## v18
## RSA_TOP
module RSA_TOP (
    clk, rst_n, in_valid,
    in_p, in_q, in_e, in_c,
    out_valid, out_m
);
clock: 120.0 ns
lec_check: 0
cap_margin: 20
core_aspect_ratio: 1.85
core_margin: 10
core_utilization: 57
cts_cluster_diameter: 333
cts_cluster_size: 100
gpl_routability_driven: 0
gpl_timing_driven: 1
hold_slack_margin: 0.28
max_routing_layer: met5
min_routing_layer: met1
slew_margin: 5
tns_end_percent: 5
run.sh (not shown) runs the stock make flow with config.mk's settings and CLKGATE_MAP_FILE=.
Inputs modified between v18 and v22:
Settings: clearing TNS_END_PERCENT, which used to be 5; clearing GPL_ROUTABILITY_DRIVEN, which used to be 0; clearing HOLD_SLACK_MARGIN, which used to be 0.28; clearing MIN_ROUTING_LAYER, which used to be met1; clearing CTS_CLUSTER_SIZE, which used to be 100; clearing CTS_CLUSTER_DIAMETER, which used to be 333; clearing GPL_TIMING_DRIVEN, which used to be 1; clearing MAX_ROUTING_LAYER, which used to be met5; clearing CORE_ASPECT_RATIO, which used to be 1.85; swapping 5 for 20 in SLEW_MARGIN; swapping 57 for 55 in CORE_UTILIZATION; swapping 10 for 2 in CORE_MARGIN; swapping 120.0 for 85.7 in the clock period (ns, I/O delays scaled along).
Notes after the runs:
Diff v18 -> v22 | core footprint | up by a few percent
Status: fraction of area in registers parity (v22, v18)
The peak clock frequency supported by timing of v22 is higher than that of v18.
v22: no failed stages, no open violations at the end
The standard cells in v22 occupy more silicon area than those in v18 do.
Between v22 and v18, the clock latency on the worst-skew pair figures differ only marginally.
The following lists how v34 was set up differently from v22:
Settings: changing CORE_UTILIZATION from 55 to 40.
[summary]
Compared with v22, in v34 placer congestion estimate shrank by 0.047; tightest slew margin relative to the limit now sits lower; post-detailed-routing wire length dropped 5.2%.
Of v22 and v34, the run reporting the higher utilization was v22.
v34 has global-route wire length before repair below what v22 had.
Looking at beginning of the critical path, the get_q[0] result is from v22; the get_p[0] one comes from v34.
[inputs] v2 vs v34
Settings: ABC_AREA: unset -> 1; CELL_PAD_IN_SITES_GLOBAL_PLACEMENT: unset -> 1; the clock period (ns, I/O delays scaled along): 85.7 -> 98.2.
## What came out
Re peak clock frequency supported by timing: v2 is 6.6% down on v34.
Against v34, v2 comes in 4 higher on number of diodes added for antenna fixing.
v2 vs v34: cell area after synthesis down in v2
Clock transition at the registers of the reported paths: v2 vs v34 — no meaningful difference

Setup of red:
RSA_TOP again, from the RTL that the note above started with.
clock: 71.3 ns
lec_check: 0
cap_margin: 40
cell_pad_in_sites_global_placement: 2
core_aspect_ratio: 1.28
core_margin: 10
core_utilization: 25
cts_cluster_diameter: 162
gpl_timing_driven: 1
max_routing_layer: met5
min_routing_layer: met2
place_density: 0.71
slew_margin: 30
tns_end_percent: 75
What the final checks of red revealed, after a flow that finished every stage, was a layout that fails on setup timing.
diff inputs: red => blue
Settings: CORE_MARGIN now 2, was 10; SLEW_MARGIN now 20, was 30; CTS_CLUSTER_DIAMETER no longer set, was 162; CAP_MARGIN now 20, was 40; CORE_UTILIZATION now 40, was 25; CELL_PAD_IN_SITES_GLOBAL_PLACEMENT no longer set, was 2; MAX_ROUTING_LAYER no longer set, was met5; PLACE_DENSITY no longer set, was 0.71; TNS_END_PERCENT no longer set, was 75; CORE_ASPECT_RATIO no longer set, was 1.28; GPL_TIMING_DRIVEN no longer set, was 1; MIN_ROUTING_LAYER no longer set, was met2; the clock period (ns, I/O delays scaled along) now 90.0, was 71.3.
Findings:
blue completed every stage of the flow, and the final layout passed the timing, design-rule and antenna checks. red has a lower share of the final layout cell area in sequential cells than blue. On critical path buffer and inverter count: between blue and red, it ends up lower for blue. Looking only at core utilization of the finished layout, and setting everything else aside, the lower value of blue and red goes to red. Non-clock buffer count | blue below red. Re number of placement rows: blue and red aren't equal, and the lower value belongs to blue. Compared to red, blue has global routing usage summed across all routing layers 1.4 points lower. Looking only at final setup slack of the worst path, and setting everything else aside, the lower value of blue and red goes to red.
## Diff of input files: green against blue
Settings: changing CORE_MARGIN from 2 to 10; setting CTS_CLUSTER_SIZE to 99 for the first time; setting TNS_END_PERCENT to 50 for the first time; setting CTS_CLUSTER_DIAMETER to 285 for the first time; changing CORE_UTILIZATION from 40 to 60; changing CAP_MARGIN from 20 to 35.
Findings:
- Going from blue to green, filler-free cell count of the finished design went down; flip-flop count did not really move; time the worst path needs with I/O delays and setup went up; routed via count divided by cell count went up; design area went down.
- Between green and blue, the count of clock-net buffers in the final layout is lower for blue.
- In the metrics for green and blue, the one carrying the higher final-stage net count is green.
- Summary: with blue as the reference, count of buffer and inverter cells on the critical path in green moved up by more than 10%.
The inputs of orange differ from those of green as listed below.
Settings: CTS_CLUSTER_SIZE removed (was 99); CORE_UTILIZATION changed from 60 to 10; CORE_MARGIN changed from 10 to 2; CAP_MARGIN changed from 35 to 20; CTS_CLUSTER_DIAMETER removed (was 285); TNS_END_PERCENT removed (was 50); the clock period (ns, I/O delays scaled along) changed from 90.0 to 104.0.
- Run comparison: orange cell with the largest stage delay on the worst path sky130_fd_sc_hd__or4_1; green cell with the largest stage delay on the worst path sky130_fd_sc_hd__or4b_2
- The higher worst hold slack came out of green.
- Share of cell area taken by multi-input logic gates ends up higher on green.
- Going from green to orange, the horizontal extent of the die was found to have gone up by about 130%.
- A critical path capture point of private_D[4] is what green shows, while private_D[6] belongs to orange.
- Total standard cell area after synthesis across orange and green: no real change.
Setup changes, orange to purple
Settings: putting CTS_CLUSTER_DIAMETER at 227 where nothing was set; putting ABC_AREA at 1 where nothing was set; swapping 10 for 70 in CORE_UTILIZATION; putting PLACE_DENSITY at 0.65 where nothing was set; swapping 104.0 for 62.8 in the clock period (ns, I/O delays scaled along).
Findings:
In purple the implementation ran to completion but is not tape-out ready, as the final checks report setup timing. Changes observed in purple relative to orange: depth of the worst register-to-register path went up by 5.9%, placer's final routability congestion estimate went up, average size of a mapped cell dropped 13%.
